alpha:
Design Module_Wrapper, start of the top module:
module Module_Wrapper (
    input logic ACLK,
    input logic ARESETN,
    input  logic [31:0] AWADDR,
    input  logic AWVALID,
    output logic AWREADY,
    input  logic [31:0] WDATA,
    input  logic WVALID,
    output logic WREADY,
    output logic [1:0] BRESP,
    output logic BVALID,
    input  logic BREADY,
    output logic [1:0] SS,
    output logic MOSI,
    output logic SCLK,
    input  logic MISO
);
Size in the first run: about 1,900 cells after synthesis, ~900 flip-flops, roughly 79 I/O pins, roughly 34,000 um2 of cells after synthesis.
Settings: LEC_CHECK=0, CAP_MARGIN=20, CORE_MARGIN=2, CORE_UTILIZATION=70, SETUP_SLACK_MARGIN=0.55, SLEW_MARGIN=20; clock period 2.18 ns.
run.sh (not shown) runs the stock make flow with config.mk's settings and CLKGATE_MAP_FILE=.
alpha: complete, dirty (setup timing)
--- input diff alpha..beta ---
# alpha
export LEC_CHECK = 0
export CAP_MARGIN = 20
export CORE_MARGIN = 2
export CORE_UTILIZATION = 70
export SETUP_SLACK_MARGIN = 0.55
export SLEW_MARGIN = 20
create_clock -name core_clock -period 2.18 [get_ports {ACLK}]
# beta
export LEC_CHECK = 0
export ABC_AREA = 1
export CAP_MARGIN = 20
export CORE_MARGIN = 2
export CORE_UTILIZATION = 70
export SETUP_SLACK_MARGIN = -0.1
export SLEW_MARGIN = 20
create_clock -name core_clock -period 2.19 [get_ports {ACLK}]
Findings:
- None of the runs beta and alpha ends with a clean layout.
- What the final checks of beta revealed, after a flow that finished every stage, was a layout that fails on setup timing.
- Changes observed in beta relative to alpha: sequential share of power +1.3 points, relative area of clock buffers and inverters in the final design about even, global-route usage now smaller, cell area after synthesis grew by 2.5%, total via count after detailed routing has increased.
- Compared to alpha, beta was floorplanned on a bigger die.
- Sequential cell count came out exactly the same in beta and alpha.
- Final critical-path share of the clock period: beta < alpha
- From beta to alpha, aggregate global routing overflow did not move at all.
- Compared with alpha, in beta synthesized instance count now larger; total wire length now smaller.
#### Input delta (gamma over beta)
# beta
export LEC_CHECK = 0
export ABC_AREA = 1
export CAP_MARGIN = 20
export CORE_MARGIN = 2
export CORE_UTILIZATION = 70
export SETUP_SLACK_MARGIN = -0.1
export SLEW_MARGIN = 20
create_clock -name core_clock -period 2.19 [get_ports {ACLK}]
# gamma
export LEC_CHECK = 0
export CAP_MARGIN = 20
export CORE_MARGIN = 2
export CORE_UTILIZATION = 40
export SLEW_MARGIN = 20
create_clock -name core_clock -period 7.0 [get_ports {ACLK}]
--- outcome ---
Per the final summary, gamma finished and its layout is clean on timing, DRC and antenna.
Side by side, final cell utilization of the core turned out lower in gamma than in beta.
gamma does better than beta on setup slack.
Relative to beta, the filler cell count in the final layout of gamma is higher by about 160%.
In the reports for gamma and beta, the larger final RePlAce weighted congestion belongs to beta.
Of gamma and beta, the run reporting the higher clock group share of total power was gamma.
Delta(detailed-route wire length, gamma - beta) < 0
Per the comparison of gamma with beta, area of the die rose 69%, via density per instance fell 12%.
Changes in delta relative to gamma:
# gamma
export LEC_CHECK = 0
export CAP_MARGIN = 20
export CORE_MARGIN = 2
export CORE_UTILIZATION = 40
export SLEW_MARGIN = 20
create_clock -name core_clock -period 7.0 [get_ports {ACLK}]
# delta
export LEC_CHECK = 0
export CAP_MARGIN = 20
export CORE_MARGIN = 2
export CORE_UTILIZATION = 40
export SLEW_MARGIN = 20
create_clock -name core_clock -period 4.34 [get_ports {ACLK}]
==> results <==
- delta did not stop at any stage, and its layout met the timing, DRC and antenna checks.
- Looking only at flop share of the area, and setting everything else aside, the lower value of delta and gamma goes to delta.
- Diff gamma -> delta: clock network fraction of total power +0.9 points; number of setup buffers added after CTS flat; wire length of the first global-routing pass now smaller; sum of met2 wire segment lengths after detailed routing went down.
- Combinational cell area excluding buffers and inverters ended up 38 um2 higher on delta than on gamma.
- Comparing delta and gamma, sequential share of power is lower on delta.
- There was hardly any difference in number of vias after detailed routing between delta and gamma.

Starting RTL as in the previous note.
Settings: LEC_CHECK=0, CAP_MARGIN=20, CORE_ASPECT_RATIO=0.5, CORE_MARGIN=2, CORE_UTILIZATION=72, CTS_CLUSTER_SIZE=43, PLACE_DENSITY_LB_ADDON=0.0, SETUP_SLACK_MARGIN=1.04, SLEW_MARGIN=20, TNS_END_PERCENT=70; clock period 3.56 ns.
The first run passed the timing, DRC and antenna checks.
Edit:
- CORE_ASPECT_RATIO: 0.5 -> not set
- CTS_CLUSTER_SIZE: 43 -> not set
- PLACE_DENSITY_LB_ADDON: 0.0 -> not set
- SETUP_SLACK_MARGIN: 1.04 -> -0.11
- TNS_END_PERCENT: 70 -> not set
- clock period: 3.56 -> 2.14 ns (I/O delays scaled with it)
With this change the flow reached the layout checks and failed them: negative setup slack.
Power climbs by 74%.
Synthesized cell count stays the same.
Final area went up by 2.1%.

build 7:
Starting RTL as in the previous note.
Settings: LEC_CHECK=0, CAP_MARGIN=20, CELL_PAD_IN_SITES_GLOBAL_PLACEMENT=1, CORE_ASPECT_RATIO=0.57, CORE_MARGIN=5, CORE_UTILIZATION=48, CTS_CLUSTER_DIAMETER=34, GPL_ROUTABILITY_DRIVEN=0, GPL_TIMING_DRIVEN=0, MAX_ROUTING_LAYER=met4, SLEW_MARGIN=20, TNS_END_PERCENT=95; clock period 7.0 ns.
Modified inputs, build 19 compared to build 7
Settings: CELL_PAD_IN_SITES_GLOBAL_PLACEMENT: 1 -> unset; TNS_END_PERCENT: 95 -> unset; CORE_ASPECT_RATIO: 0.57 -> unset; GPL_TIMING_DRIVEN: 0 -> unset; CORE_MARGIN: 5 -> 2; GPL_ROUTABILITY_DRIVEN: 0 -> unset; CTS_CLUSTER_DIAMETER: 34 -> unset; MIN_ROUTING_LAYER: unset -> met2; CORE_UTILIZATION: 48 -> 40; the clock period (ns, I/O delays scaled along): 7.0 -> 3.4.
==> comparison <==
- Number of synthesized flops with an enable pin of build 19 is on par with build 7.
- Power per cell area (lower): build 7
- Compared build 19 vs build 7, and number of global-route vias before repair is up in build 19.
- Compared with build 7, build 19 shows a lower wire length of the first global-routing pass.
- Detail-routed net length per standard cell, build 19 and build 7, higher one = build 7.
- Summary of build 19 over build 7: die height increased by 40% relative to the old numbers; reported net switching power increased by 87% relative to the old numbers; worst setup slack decreased by 2.06 ns relative to the old numbers.
- Compared with build 7, build 19 shows a lower number of buffers created by CTS.
Input changes introduced in build 39 (baseline for comparison: build 19):
Settings: HOLD_SLACK_MARGIN: unset -> -0.03; CTS_CLUSTER_SIZE: unset -> 27; PLACE_DENSITY_LB_ADDON: unset -> 0.01.
--- outcome ---
Build 39 vs build 19 on final RePlAce weighted congestion: build 39 is the lower one. A source of the critical timing path of master_inst.count[0] is what build 19 shows, while ss_fifo_inst.wr_ptr_gry[3] belongs to build 39. In the flow results for build 19 and build 39, the path length in cells of the critical path is larger on build 39. Looking at build 19 and build 39, the fraction of registers with async set/reset is a wash. Final area sits higher in build 39 than in build 19. Compared build 39 against build 19; final number of max-transition violations within noise.
Modified inputs, build 2 compared to build 39
Settings: clearing MAX_ROUTING_LAYER, which used to be met4; clearing PLACE_DENSITY_LB_ADDON, which used to be 0.01; clearing HOLD_SLACK_MARGIN, which used to be -0.03; clearing CTS_CLUSTER_SIZE, which used to be 27; swapping 40 for 29 in CORE_UTILIZATION; clearing MIN_ROUTING_LAYER, which used to be met2; swapping 3.4 for 3.86 in the clock period (ns, I/O delays scaled along).
Build 2 finished every step from synthesis to the final layout, and the layout passed the timing, DRC and antenna checks.
Build 2 vs. build 39: cell area after layout now sits at about the same level, die size now sits higher, cell leakage power now smaller, combinational cell fraction of total power stayed essentially flat, sequential share of layout area stayed essentially flat.
Diff build 39 -> build 2 | wire length on met2 | decrease of 14%
From build 39 to build 2 the numbers moved as follows: overall global routing resource usage decreased by 16 points relative to the old numbers, setup slack increased by 0.29 ns relative to the old numbers.
What build 49 does differently from build 2 at the input level:
Settings: CORE_UTILIZATION: 29 -> 65; the clock period (ns, I/O delays scaled along): 3.86 -> 3.56.
==> results <==
- Looking at number of design-rule violations left by the first detailed-router iteration, build 49 sits 2.2% above build 2.
- Taking build 2 as the reference point, the post-detailed-routing wire length of build 49 falls by 2.1%.
- Build 49 ended with less die boundary height than build 2.
- Design area for build 49 is lower than for build 2.
- What build 49 reported for count of clock buffers in the final design has to be multiplied by 0.944 to get the figure for build 2.
- | chip footprint | higher: build 2 |
- Worst slew slack as a fraction of its limit for build 49: 18 points down relative to build 2
- Build 49 ran to completion and came out clean on the timing, DRC and antenna checks.
- Diff build 2 -> build 49: clock power share moved down; post-route clock period utilization higher.

Starting RTL as in the previous note.
export LEC_CHECK = 0
export ABC_AREA = 1
export CAP_MARGIN = 20
export CELL_PAD_IN_SITES_DETAIL_PLACEMENT = 2
export CELL_PAD_IN_SITES_GLOBAL_PLACEMENT = 3
export CORE_ASPECT_RATIO = 0.57
export CORE_MARGIN = 6
export CORE_UTILIZATION = 15
export CTS_CLUSTER_DIAMETER = 34
export CTS_CLUSTER_SIZE = 51
export GPL_ROUTABILITY_DRIVEN = 1
export GPL_TIMING_DRIVEN = 1
export MAX_ROUTING_LAYER = met4
export SETUP_SLACK_MARGIN = 1.59
export SLEW_MARGIN = 0
export TNS_END_PERCENT = 95
create_clock -name core_clock -period 7.0 [get_ports {ACLK}]
The starting point went through all stages and came out clean.
Edit:
CELL_PAD_IN_SITES_DETAIL_PLACEMENT = unset   (was 2)
CELL_PAD_IN_SITES_GLOBAL_PLACEMENT = unset   (was 3)
CORE_ASPECT_RATIO = unset   (was 0.57)
CORE_MARGIN = 2   (was 6)
CORE_UTILIZATION = 64   (was 15)
CTS_CLUSTER_DIAMETER = unset   (was 34)
CTS_CLUSTER_SIZE = unset   (was 51)
GPL_ROUTABILITY_DRIVEN = unset   (was 1)
GPL_TIMING_DRIVEN = unset   (was 1)
MAX_ROUTING_LAYER = unset   (was met4)
SETUP_SLACK_MARGIN = unset   (was 1.59)
SLEW_MARGIN = 20   (was 0)
TNS_END_PERCENT = 15   (was 95)
clock period = 4.24 ns   (was 7.0 ns; I/O delays follow)
What happened:
- The new run completed without violations
- sequential share of layout area grows by 7.3 points
- non-clock buffer count came out higher by 15
- setup slack gets worse by 1.9 ns
- via count came out lower by 4.3%
- wire length is lower by 32%
- power increases by 29%
Edit:
ABC_AREA = unset   (was 1)
CORE_UTILIZATION = 70   (was 64)
SETUP_SLACK_MARGIN = 0.71   (was unset)
TNS_END_PERCENT = unset   (was 15)
clock period = 2.73 ns   (was 4.24 ns; I/O delays follow)
Power climbs by 61%.
Routed wire length climbs by 14%.
Non-clock buffer count climbs by 85.
Sequential cell count stays the same.
Cell area climbs by 4.0%.
Worst setup slack loses 0.32 ns.
Area after synthesis drops by 2.5%.
Register-to-register slack loses 0.59 ns.
First-iteration DRC count climbs by 6.2%.
Via count drops by 14%.
Edit:
ABC_AREA = 1   (was unset)
CTS_CLUSTER_SIZE = 17   (was unset)
SETUP_SLACK_MARGIN = 0.55   (was 0.71)
clock period = 2.14 ns   (was 2.73 ns; I/O delays follow)
After rerunning: Now the flow finished but failed the layout checks on negative setup slack; total power rose by 23%; clock skew fell by 0.0066 ns; cell area rose by 4.4%; die size rose by 2.5%; synthesized cell count rose by 56%; global-route usage rose by 1.1 points; worst setup slack got worse by 0.59 ns; combinational power rose by 64%; routed wire length rose by 9.9%.
Edit:
CORE_UTILIZATION = 72   (was 70)
CTS_CLUSTER_SIZE = 15   (was 17)
PLACE_DENSITY_LB_ADDON = 0.29   (was unset)
SETUP_SLACK_MARGIN = -0.11   (was 0.55)
What happened: The changed run finished with negative setup slack left. Wire length goes down by roughly a tenth. Via count went down by a few percent. Count of clock-buffer cells in the layout goes down by 12. Register-to-register slack is better by 0.14 ns.
Power is estimated from default activity; no workload was simulated.
